==> run R <==
==> flow/design.v <==
module maindec(
	input	[ 5:0]	op,
	output			memtoreg, memwrite, branch, alusrc, regdst, regwrite, jump,
	output	[ 1:0]	aluop,
	output			mulORreg, pcORreg, hilo, dstOR31, jr, wehi, welo,
	input [5:0] funct);
	reg 	[ 15:0]	controls;
	assign {regwrite, regdst, alusrc, branch, memwrite, memtoreg, jump, aluop, 
				mulORreg, pcORreg, hilo, dstOR31, jr, wehi, welo} = controls;
	always @(*)
		case(op)
			6'b000000: begin
						  case(funct)
								6'b011001: controls <= 16'b0000000000000011;  
								6'b010010: controls <= 16'b1100000001010000;  
								6'b010000: controls <= 16'b1100000001000000;  
								6'b001000: controls <= 16'b0000000000000100;  
								default:	controls <=   16'b1100000100000000;    
						  endcase
						  end
			6'b100011: controls <= 16'b1010010000000000;  
			6'b101011: controls <= 16'b0010100000000000;  
			6'b000100: controls <= 16'b0001000010000000;  
			6'b001000: controls <= 16'b1010000000000000;  
			6'b000010: controls <= 16'b0000001000000000;  
			6'b000011: controls <= 16'b1000001000101000;  
			default:   controls <= 16'bxxxxxxxxxxxxxxxx;  
		endcase
endmodule
module aludec(
	input		[5:0]	funct,
	input		[1:0]	aluop,
	output reg	[2:0]	alucontrol );
	always @(*)
		case(aluop)
			2'b00: alucontrol <= 3'b010;   
			2'b01: alucontrol <= 3'b110;   
			default: case(funct)           
				6'b100000: alucontrol <= 3'b010;  
				6'b100010: alucontrol <= 3'b110;  
				6'b100100: alucontrol <= 3'b000;  
				6'b100101: alucontrol <= 3'b001;  
				6'b101010: alucontrol <= 3'b111;  
				default:   alucontrol <= 3'bxxx;  
			endcase
		endcase
endmodule
module alu(
	input		[31:0]	a, b, 
	input		[ 2:0]	alucont, 
	output reg	[31:0]	result,
	output			zero );
	wire	[31:0]	b2, sum, slt;
	assign b2 = alucont[2] ? ~b:b; 
	assign sum = a + b2 + alucont[2];
	assign slt = sum[31];
	always@(*)
		case(alucont[1:0])
			2'b00: result <= a & b;
			2'b01: result <= a | b;
			2'b10: result <= sum;
			2'b11: result <= slt;
		endcase
	assign zero = (result == 32'b0);
endmodule
module multiplier(
   input [31:0] a, b,
	output [63:0] c);
	assign c = a * b;
endmodule
module adder(
	input	[31:0]	a, b,
	output	[31:0]	y );
	assign y = a + b;
endmodule
module sl2(
	input	[31:0]	a,
	output	[31:0]	y );
	assign y = {a[29:0], 2'b00};
endmodule
module signext(
	input	[15:0]	a,
	output	[31:0]	y );
	assign y = {{16{a[15]}}, a};
endmodule
module Dreg(
   input clk, reset, we,
	input [31:0] d,
	output reg [31:0] q
);
	always@(posedge clk, posedge reset)
		if(reset) q <= 32'b0;
		else 
				if(we) q <= d;
				else q <= q;
endmodule
module flopr #(parameter WIDTH = 8) (
	input					clk, reset,
	input		[WIDTH-1:0]	d, 
	output reg	[WIDTH-1:0]	q);
	always @(posedge clk, posedge reset)
		if (reset) q <= 0;
		else       q <= d;
endmodule
module mux2 #(parameter WIDTH = 8) (
	input	[WIDTH-1:0]	d0, d1, 
	input				s, 
	output	[WIDTH-1:0]	y );
	assign y = s ? d1 : d0; 
endmodule
module regfile(	
	input			clk, 
	input			we3, 
	input 	[ 4:0]	ra1, ra2, wa3, 
	input	[31:0] 	wd3, 
	output 	[31:0] 	rd1, rd2,
	input	[ 4:0] 	ra4,
	output 	[31:0] 	rd4);
	reg		[31:0]	rf[31:0];
    always @(posedge clk)
        if (we3)
			if (~ wa3[4])
				rf[{0,wa3[3:0]}] <= wd3;
			else
				rf[{1,wa3[3:0]}] <= wd3;
	assign rd1 = (ra1 != 0) ? rf[ra1[4:0]] : 0;
	assign rd2 = (ra2 != 0) ? rf[ra2[4:0]] : 0;
	assign rd4 = (ra4 != 0) ? rf[ra4[4:0]] : 0;
endmodule
module controller(
	input	[5:0]	op, funct,
	input			zero,
	output			memtoreg, memwrite, pcsrc, alusrc, regdst, regwrite, jump,
	output	[2:0]	alucontrol,
	output			mulORreg, pcORreg, hilo, dstOR31, jr, wehi, welo);
	wire	[1:0]	aluop;
	wire			branch;
	maindec	md(op, memtoreg, memwrite, branch, alusrc, regdst, regwrite, jump, aluop,
					mulORreg, pcORreg, hilo, dstOR31, jr, wehi, welo, funct);
	aludec	ad(funct, aluop, alucontrol);
	assign pcsrc = branch & zero;
endmodule
module datapath(
	input			clk, reset, memtoreg, pcsrc, alusrc, regdst, regwrite, jump,
	input	[2:0]	alucontrol,
	output			zero,
	output	[31:0]	pc,
	input	[31:0]	instr,
	output	[31:0]	aluout, writedata,
	input	[31:0]	readdata,
	input	[ 4:0]	dispSel,
	output	[31:0]	dispDat,
	input mulORreg, pcORreg, hilo, dstOR31, jr, wehi, welo);
	wire [4:0]  writereg, writereg_result;
	wire [31:0] pcnext, pcnextbr, pcplus4, pcbranch, signimm, signimmsh, srca, srcb, memtoreg_result;
	wire[63:0] product;
	wire [31:0] outHi, outLo, outHiLo, mulORreg_result, pcORreg_result, jrmux_result;
	flopr #(32) pcreg(clk, reset, jrmux_result, pc);
	adder       pcadd1(pc, 32'b100, pcplus4);
	sl2         immsh(signimm, signimmsh);
	adder       pcadd2(pcplus4, signimmsh, pcbranch);
	mux2 #(32)  pcbrmux(pcplus4, pcbranch, pcsrc, pcnextbr);
	mux2 #(32)  pcmux(pcnextbr, {pcplus4[31:28], instr[25:0], 2'b00}, jump, pcnext);
	mux2 #(32)  JRmux(pcnext, srca, jr, jrmux_result);
	regfile		rf(clk, regwrite, instr[25:21], instr[20:16], writereg, pcORreg_result, srca, writedata, dispSel, dispDat);
	mux2 #(5)	wrmux(instr[20:16], instr[15:11], regdst, writereg_result);
	mux2 #(5)	dst31Mux(writereg_result, 5'd31, dstOR31, writereg);
	mux2 #(32)	resmux(aluout, readdata, memtoreg, memtoreg_result);
	mux2 #(32) mulregMux(memtoreg_result, outHiLo, mulORreg, mulORreg_result);
	mux2 #(32) PCregMux(mulORreg_result, pcplus4, pcORreg, pcORreg_result);
	signext		se(instr[15:0], signimm);
	mux2 #(32)	srcbmux(writedata, signimm, alusrc, srcb);
	alu			alu(srca, srcb, alucontrol, aluout, zero);
	multiplier mul(srca, srcb, product);
	Dreg dhi(clk, reset, wehi, product[63:32], outHi);
	Dreg dlo(clk, reset, welo, product[31:0], outLo);
	mux2 #(32) HiLomux(outHi, outLo, hilo, outHiLo);
endmodule
module mips(
	input        	clk, reset,
	output	[31:0]	pc,
	input 	[31:0]	instr,
	output			memwrite,
	output	[31:0]	aluout, writedata,
	input 	[31:0]	readdata,
	input	[ 4:0]	dispSel,
	output	[31:0]	dispDat );
	wire 			memtoreg, pcsrc, zero, alusrc, regdst, regwrite, jump;
	wire	[2:0] 	alucontrol;
	wire			mulORreg, pcORreg, hilo, dstOR31, jr, wehi, welo;
	controller c(instr[31:26], instr[5:0], zero,
				memtoreg, memwrite, pcsrc,
				alusrc, regdst, regwrite, jump,
				alucontrol,
				mulORreg, pcORreg, hilo, dstOR31, jr, wehi, welo);
	datapath dp(clk, reset, memtoreg, pcsrc,
				alusrc, regdst, regwrite, jump,
				alucontrol, zero, pc, instr, aluout, 
				writedata, readdata, dispSel, dispDat,
				mulORreg, pcORreg, hilo, dstOR31, jr, wehi, welo);
endmodule
==> flow/run.sh <==
#!/bin/bash
# the make line also repeats each setting of config.mk as NAME=value (left out here)
make -C /OpenROAD-flow-scripts/flow DESIGN_CONFIG=/design/flow/config.mk WORK_HOME=/design/flow/orfs CLKGATE_MAP_FILE= finish
==> flow/config.mk <==
export PLATFORM = sky130hd
export DESIGN_NAME = mips
export DESIGN_NICKNAME = mips
export VERILOG_FILES = /design/flow/design.v
export SDC_FILE = /design/flow/constraint.sdc
export NUM_CORES = 4
export LEC_CHECK = 0
export ABC_AREA = 0
export CAP_MARGIN = 15
export CELL_PAD_IN_SITES_DETAIL_PLACEMENT = 1
export CELL_PAD_IN_SITES_GLOBAL_PLACEMENT = 2
export CORE_ASPECT_RATIO = 0.79
export CORE_MARGIN = 6
export CORE_UTILIZATION = 62
export CTS_CLUSTER_DIAMETER = 307
export CTS_CLUSTER_SIZE = 33
export GPL_ROUTABILITY_DRIVEN = 1
export GPL_TIMING_DRIVEN = 1
export MIN_ROUTING_LAYER = met2
export PLACE_DENSITY = 0.36
export SETUP_SLACK_MARGIN = 3.08
export SLEW_MARGIN = 20
==> flow/constraint.sdc <==
create_clock -name core_clock -period 11.9 [get_ports {clk}]
set_input_delay 2.3800 -clock core_clock [delete_from_list [all_inputs] [get_ports {clk}]]
set_output_delay 2.3800 -clock core_clock [all_outputs]
set_load 0.01 [all_outputs]
==> run H: changes against run R <==
Settings changed: ABC_AREA 0 to not set, CAP_MARGIN 15 to 20, CELL_PAD_IN_SITES_DETAIL_PLACEMENT 1 to not set, CORE_ASPECT_RATIO 0.79 to not set, CORE_MARGIN 6 to 10, CORE_UTILIZATION 62 to 35, CTS_CLUSTER_DIAMETER 307 to not set, CTS_CLUSTER_SIZE 33 to not set, GPL_ROUTABILITY_DRIVEN 1 to not set, GPL_TIMING_DRIVEN 1 to 0, HOLD_SLACK_MARGIN set to 0.14, MAX_ROUTING_LAYER set to met4, MIN_ROUTING_LAYER met2 to not set, PLACE_DENSITY 0.36 to not set, PLACE_DENSITY_LB_ADDON set to 0.08, SETUP_SLACK_MARGIN 3.08 to 2.6, SLEW_MARGIN 20 to 5, TNS_END_PERCENT set to 25.
==> flow/constraint.sdc (replaced) <==
create_clock -name core_clock -period 12.0 [get_ports {clk}]
set_input_delay 2.4000 -clock core_clock [delete_from_list [all_inputs] [get_ports {clk}]]
set_output_delay 2.4000 -clock core_clock [all_outputs]
set_load 0.01 [all_outputs]
==> run P: changes against run R <==
Settings changed: ABC_AREA 0 to not set, CAP_MARGIN 15 to 20, CELL_PAD_IN_SITES_DETAIL_PLACEMENT 1 to not set, CELL_PAD_IN_SITES_GLOBAL_PLACEMENT 2 to not set, CORE_ASPECT_RATIO 0.79 to not set, CORE_MARGIN 6 to 2, CORE_UTILIZATION 62 to 60, CTS_CLUSTER_DIAMETER 307 to not set, CTS_CLUSTER_SIZE 33 to 94, GPL_ROUTABILITY_DRIVEN 1 to not set, GPL_TIMING_DRIVEN 1 to not set, MIN_ROUTING_LAYER met2 to not set, PLACE_DENSITY 0.36 to not set, SETUP_SLACK_MARGIN 3.08 to not set.
==> flow/constraint.sdc (replaced) <==
create_clock -name core_clock -period 12.3 [get_ports {clk}]
set_input_delay 2.4600 -clock core_clock [delete_from_list [all_inputs] [get_ports {clk}]]
set_output_delay 2.4600 -clock core_clock [all_outputs]
set_load 0.01 [all_outputs]
==> results <==
Run P finished with timing, DRC and antenna clean. Run R failed in 5_1_grt. Run H completed and failed the layout checks on setup timing.
In synthesized area, run P and run R do not differ.
Routed wire length: run P is lower than run H (34%).
The highest die size belongs to run H, the lowest to run P.
In run P the hold slack is worse than in run H, by 0.0014 ns.
Critical path depth: run P is lower than run H (20).
Via count: run H is larger than run P (about 7%).
